== alpha ==
==> flow/design.v (excerpt) <==
module fpadd (
    clk, reset, start,
    a, b,
    sum, 
    done
);
==> flow/config.mk <==
export PLATFORM = sky130hd
export DESIGN_NAME = fpadd
export DESIGN_NICKNAME = fpadd
export VERILOG_FILES = /design/flow/design.v
export SDC_FILE = /design/flow/constraint.sdc
export NUM_CORES = 4
export LEC_CHECK = 0
export ABC_AREA = 0
export CAP_MARGIN = 15
export CELL_PAD_IN_SITES_DETAIL_PLACEMENT = 0
export CORE_ASPECT_RATIO = 1.88
export CORE_MARGIN = 9
export CORE_UTILIZATION = 55
export CTS_CLUSTER_DIAMETER = 53
export CTS_CLUSTER_SIZE = 20
export GPL_ROUTABILITY_DRIVEN = 0
export HOLD_SLACK_MARGIN = 0.07
export MAX_ROUTING_LAYER = met5
export MIN_ROUTING_LAYER = met1
export PLACE_DENSITY = 0.53
export SETUP_SLACK_MARGIN = 0.77
export SLEW_MARGIN = 20
export TNS_END_PERCENT = 20
==> flow/constraint.sdc <==
create_clock -name core_clock -period 3.11 [get_ports {clk}]
set_input_delay 0.6220 -clock core_clock [delete_from_list [all_inputs] [get_ports {clk}]]
set_output_delay 0.6220 -clock core_clock [all_outputs]
set_load 0.01 [all_outputs]
run.sh (not shown) runs the stock make flow with config.mk's settings and CLKGATE_MAP_FILE=.
alpha completed every stage of the flow, and the final layout passed the timing, DRC and antenna checks.
For beta, these inputs were changed with respect to alpha:
- a deleted SETUP_SLACK_MARGIN that had been 0.77
- a deleted TNS_END_PERCENT that had been 20
- a deleted GPL_ROUTABILITY_DRIVEN that had been 0
- a deleted MAX_ROUTING_LAYER that had been met5
- a deleted CELL_PAD_IN_SITES_DETAIL_PLACEMENT that had been 0
- a deleted CTS_CLUSTER_DIAMETER that had been 53
- a deleted PLACE_DENSITY that had been 0.53
- a deleted HOLD_SLACK_MARGIN that had been 0.07
- a deleted ABC_AREA that had been 0
- a change of CORE_MARGIN from 9 to 2
- a deleted CORE_ASPECT_RATIO that had been 1.88
- a deleted CTS_CLUSTER_SIZE that had been 20
- a deleted MIN_ROUTING_LAYER that had been met1
- a change of CAP_MARGIN from 15 to 20
- a change of the clock period (ns, I/O delays scaled along) from 3.11 to 3.66
==> comparison <==
Diff alpha -> beta: post-layout worst setup margin rose 0.16 ns; total die size decreased about 18%; final standard cell area without fillers moved down. Main power-consuming group = combinational cells: alpha; main power-consuming group = registers: beta. Layout buffer count excluding clock buffers went down by more than a quarter going from alpha to beta. met2 as the most heavily used metal layer in global routing was reported by alpha, and met1 by beta.
Relative to beta, the following input files were edited for gamma:
- changing CORE_UTILIZATION from 55 to 21
- changing the clock period (ns, I/O delays scaled along) from 3.66 to 5.2
Findings:
Compared to beta, gamma has sum of internal, switching and leakage power 31% lower. On gamma: global-route usage over all layers is 19 points lower than what beta gave. When gamma is measured against beta, its switching part of the total power turns out 0.55 points higher. Against beta, standard cell core area in gamma rose by more than 100%. Between beta and gamma, the maximum number of pins on one net before global-route repair is lower for gamma. Measured against beta, the maximum frequency of gamma comes out at 0.863 times the reference value. Floorplan utilization was lower in the run labelled gamma.
Edits applied to the flow inputs when going from gamma to delta:
- SETUP_SLACK_MARGIN now 0.3, previously not set
- CTS_CLUSTER_SIZE now 37, previously not set
- CORE_UTILIZATION now 70, was 21
- ABC_AREA now 0, previously not set
- the clock period (ns, I/O delays scaled along) now 2.51, was 5.2
Findings:
delta did not make it past 4_1_cts, where a tool error ended it.
Taking gamma over delta, the number of rows created at floorplan ratio works out to 1.8.
Comparing gamma and delta, area of the placeable core is higher on gamma.
Die area sits lower in delta than in gamma.
Average cell area after synthesis delta (delta -> gamma): insignificant
Diff delta..gamma | part of the Yosys area used for sequential elements | negligible
Note that the placed cell count recorded for gamma amounts to 1.18 times the value seen in delta.
Placed standard-cell area ends up higher on delta.

job 675:
fpadd again, from the RTL that the note above started with.
Settings: LEC_CHECK=0, ABC_AREA=1, CAP_MARGIN=5, CORE_MARGIN=2, CORE_UTILIZATION=70, CTS_CLUSTER_DIAMETER=201, CTS_CLUSTER_SIZE=36, GPL_ROUTABILITY_DRIVEN=0, HOLD_SLACK_MARGIN=0.29, SLEW_MARGIN=20, TNS_END_PERCENT=70; clock period 2.82 ns.
Looking at the reports, job 675 completed the entire flow and the layout it produced met the timing, DRC and antenna checks.
The following lists how job 9043 was set up differently from job 675:
- changing CORE_UTILIZATION from 70 to 40
- changing CAP_MARGIN from 5 to 20
- removing CTS_CLUSTER_SIZE (formerly 36)
- removing HOLD_SLACK_MARGIN (formerly 0.29)
- removing ABC_AREA (formerly 1)
- removing TNS_END_PERCENT (formerly 70)
- removing CTS_CLUSTER_DIAMETER (formerly 201)
- removing GPL_ROUTABILITY_DRIVEN (formerly 0)
- changing the clock period (ns, I/O delays scaled along) from 2.82 to 3.66
Results
sum[18] as the worst setup path endpoint was reported by job 675, and sum[5] by job 9043.
Job 675 → job 9043: number of buffers added for setup after CTS about even, met2 global-route usage fell 34 points, post-placement cell area fell 1100 um^2, sequential share of cell area rose 1.9 points.
The total area of sequential cells was comparable across job 9043 and job 675.
Relative to job 675, job 9043 degrades clock period minus final worst setup slack.
Job 675 → job 9043: first-iteration detailed-routing DRC count decreased about 54%, cell area after layout decreased about 8%, floorplan core area increased 57%.
Relative to job 675, the internal power of the cells measured on job 9043 has decreased by more than a quarter.
diff inputs: job 9043 => job 6178
- putting SETUP_SLACK_MARGIN at 1.18 where nothing was set
- swapping 40 for 72 in CORE_UTILIZATION
- putting PLACE_DENSITY at 0.67 where nothing was set
- swapping 3.66 for 4.08 in the clock period (ns, I/O delays scaled along)
==> results <==
Die footprint: job 6178 vs job 9043 down about 44%
Comparing minimum setup slack among reg-to-reg paths for job 9043 and job 6178, the bigger number came from job 6178.
Side by side, cell area turned out higher in job 6178 than in job 9043.
Job 6178 vs. job 9043: number of fill cells went down by about 70%, met3 track utilization from global routing higher, actual transition at the worst max-transition pin moved up, sequential cell area saw an increase, clock network fraction of design power now sits lower.
For proportion of cell area spent on the clock network, job 9043 and job 6178 come out practically identical.
Between job 9043 and job 6178, the layout overhead on the synthesized area is higher for job 6178.
When the final numbers for job 9043 and job 6178 were put side by side, the via count of the first global-routing pass turned out to be smaller in job 9043.
Here is what was changed in the inputs of job 2316 compared with job 6178.
- SETUP_SLACK_MARGIN removed (was 1.18)
- CORE_UTILIZATION changed from 72 to 70
- ABC_AREA newly set to 1
- PLACE_DENSITY removed (was 0.67)
- the clock period (ns, I/O delays scaled along) changed from 4.08 to 2.51
Notes after the runs:
On clock network fraction of total power: job 2316 sits below job 6178.
Summary — final clock period utilization by the worst path, job 2316 relative to job 6178: higher, by 23 points.
Summed negative setup slack over all endpoints: job 6178 vs job 2316, no meaningful difference
Comparing the two runs side by side, job 2316 comes out behind job 6178 on first-iteration DRC count.
Looking at logic depth of the worst register-to-register path, job 2316 sits above job 6178.
Final design utilization | job 2316 below job 6178
Comparing job 6178 and job 2316, the higher final critical-path required period was measured on job 6178.

Starting RTL as in the previous note.
// fpadd
module fpadd (
    clk, reset, start,
    a, b,
    sum, 
    done
);
export LEC_CHECK = 0
export ABC_AREA = 1
export CAP_MARGIN = 20
export CORE_MARGIN = 2
export CORE_UTILIZATION = 45
export CTS_CLUSTER_DIAMETER = 378
export CTS_CLUSTER_SIZE = 98
export PLACE_DENSITY = 0.37
export SETUP_SLACK_MARGIN = -0.49
export SLEW_MARGIN = 20
create_clock -name core_clock -period 5.0 [get_ports {clk}]
The starting point passed the timing, DRC and antenna checks.
Edit:
- ABC_AREA: 1 -> unset
- CORE_UTILIZATION: 45 -> 62
- CTS_CLUSTER_DIAMETER: 378 -> unset
- CTS_CLUSTER_SIZE: 98 -> unset
- PLACE_DENSITY: 0.37 -> unset
- SETUP_SLACK_MARGIN: -0.49 -> unset
- clock period: 5.0 -> 3.12 ns (I/O delays scaled with it)
Outcome: The changed run completed without violations; worst hold slack got worse by 0.0064 ns; setup slack is worse by 1.5 ns; synthesized cell count decreases by 29%; register-to-register slack degrades by 1.5 ns; cell area shrinks by 5.3%.
Edit:
- CORE_UTILIZATION: 62 -> 72
- CTS_CLUSTER_SIZE: unset -> 76
- PLACE_DENSITY: unset -> 0.67
- SETUP_SLACK_MARGIN: unset -> 1.21
- clock period: 3.12 -> 4.08 ns (I/O delays scaled with it)
=> The changed run passed the timing, DRC and antenna checks. Power goes down by 24%. Via count goes up by 8.9%. First-iteration DRC count goes up by 88%. Worst setup slack improves by 1.0 ns. Die area goes down by 13%. Synthesized area stays the same. Final cell count goes down by 3.5%. Final area goes up by 1.5%.
Edit:
- CTS_CLUSTER_DIAMETER: unset -> 258
- CTS_CLUSTER_SIZE: 76 -> 98
- PLACE_DENSITY: 0.67 -> 0.39
- SETUP_SLACK_MARGIN: 1.21 -> unset
- TNS_END_PERCENT: unset -> 10
- clock period: 4.08 -> 1.96 ns (I/O delays scaled with it)
After rerunning: This time the run failed in clock tree synthesis. Die size stays the same. Area after synthesis stays the same. Synthesized cell count stays the same.
Edit:
- CTS_CLUSTER_DIAMETER: 258 -> unset
- CTS_CLUSTER_SIZE: 98 -> unset
- PLACE_DENSITY: 0.39 -> 0.67
- TNS_END_PERCENT: 10 -> unset
- clock period: 1.96 -> 4.08 ns (I/O delays scaled with it)
=>
- The changed run passed the timing, DRC and antenna checks
- synthesized cell count is unchanged
- die area does not change
- synthesized area stays the same
Edit:
- ABC_AREA: unset -> 0
- CORE_UTILIZATION: 72 -> 70
- CTS_CLUSTER_SIZE: unset -> 23
- PLACE_DENSITY: 0.67 -> unset
- clock period: 4.08 -> 2.06 ns (I/O delays scaled with it)
What happened:
- With this change the flow stopped in clock tree synthesis
- synthesized cell count stays the same
- area after synthesis stays the same
- die size goes up by 2.8%

Starting RTL as in the previous note.
Settings: LEC_CHECK=0, ABC_AREA=0, CAP_MARGIN=5, CORE_MARGIN=2, CORE_UTILIZATION=65, CTS_CLUSTER_DIAMETER=96, CTS_CLUSTER_SIZE=20, GPL_ROUTABILITY_DRIVEN=1, MAX_ROUTING_LAYER=met4, PLACE_DENSITY_LB_ADDON=0.22, SETUP_SLACK_MARGIN=-0.2, SLEW_MARGIN=20, TNS_END_PERCENT=70; clock period 2.5 ns.
The baseline ran to the end with violations: setup timing.
Then changed:
CORE_MARGIN = 9   (was 2)
CORE_UTILIZATION = 55   (was 65)
CTS_CLUSTER_DIAMETER = not set   (was 96)
GPL_ROUTABILITY_DRIVEN = 0   (was 1)
MAX_ROUTING_LAYER = not set   (was met4)
SETUP_SLACK_MARGIN = not set   (was -0.2)
clock period = 2.17 ns   (was 2.5 ns; I/O delays follow)
Outcome: The changed run completed and failed the layout checks on setup timing. Non-clock buffer count rose by 130. Design area came out higher by about 18%. Synthesized cell count is unchanged. Count of clock-buffer cells in the layout is higher by 1. Setup slack loses 0.70 ns. Clock skew stays flat. Register-to-register slack degrades by 0.70 ns.
Then changed:
ABC_AREA = not set   (was 0)
CAP_MARGIN = 20   (was 5)
CORE_MARGIN = 2   (was 9)
CORE_UTILIZATION = 40   (was 55)
CTS_CLUSTER_SIZE = not set   (was 20)
GPL_ROUTABILITY_DRIVEN = not set   (was 0)
PLACE_DENSITY_LB_ADDON = not set   (was 0.22)
TNS_END_PERCENT = not set   (was 70)
clock period = 5.0 ns   (was 2.17 ns; I/O delays follow)
- The new run finished clean
- worst setup slack improved by 2.4 ns
- synthesized cell count does not change
- power drops by well over a third
- global-route usage goes down by 8.8 points
- clock-buffer cell count went down by 3
- sequential cell count does not change
- core utilization shrinks by 39 points
- wire length fell by well over a third
- sequential power drops by well over a third
- fmax came out lower by roughly a tenth
- hold slack gains 0.085 ns
Then changed:
CELL_PAD_IN_SITES_DETAIL_PLACEMENT = 1   (was not set)
CORE_MARGIN = 7   (was 2)
CTS_CLUSTER_DIAMETER = 393   (was not set)
MIN_ROUTING_LAYER = met2   (was not set)
PLACE_DENSITY = 0.46   (was not set)
SETUP_SLACK_MARGIN = 0.85   (was not set)
SLEW_MARGIN = 5   (was 20)
Result:
- The changed run finished clean
- final area goes up by 0.35%
- global-route usage increases by 17 points
- via count rises by 43%
- hold slack gains 0.0052 ns
- setup slack gets worse by 0.21 ns
- die area rose by 12%
- final cell count grows by 0.82%
- total power grows by 1.4%
- fmax decreases by 5.4%
- count of clock-buffer cells in the layout is lower by 1
Then changed:
ABC_AREA = 1   (was not set)
CELL_PAD_IN_SITES_DETAIL_PLACEMENT = not set   (was 1)
CORE_ASPECT_RATIO = 0.5   (was not set)
CORE_MARGIN = 2   (was 7)
CORE_UTILIZATION = 52   (was 40)
CTS_CLUSTER_DIAMETER = 378   (was 393)
CTS_CLUSTER_SIZE = 98   (was not set)
MIN_ROUTING_LAYER = not set   (was met2)
PLACE_DENSITY = 0.37   (was 0.46)
SETUP_SLACK_MARGIN = 0.09   (was 0.85)
SLEW_MARGIN = 20   (was 5)
Outcome: The new run ran to the end with no violations. Sequential power grows by 17%. Worst setup slack improves by 0.40 ns. Routed wire length came out higher by 1.1%. Final area rises by 8.3%. Critical path depth falls by 2. Die area is lower by 24%. Synthesized cell count goes up by 40%. Non-clock buffer count decreases by 17. Clock power barely changes.
Power is estimated from default activity; no workload was simulated.
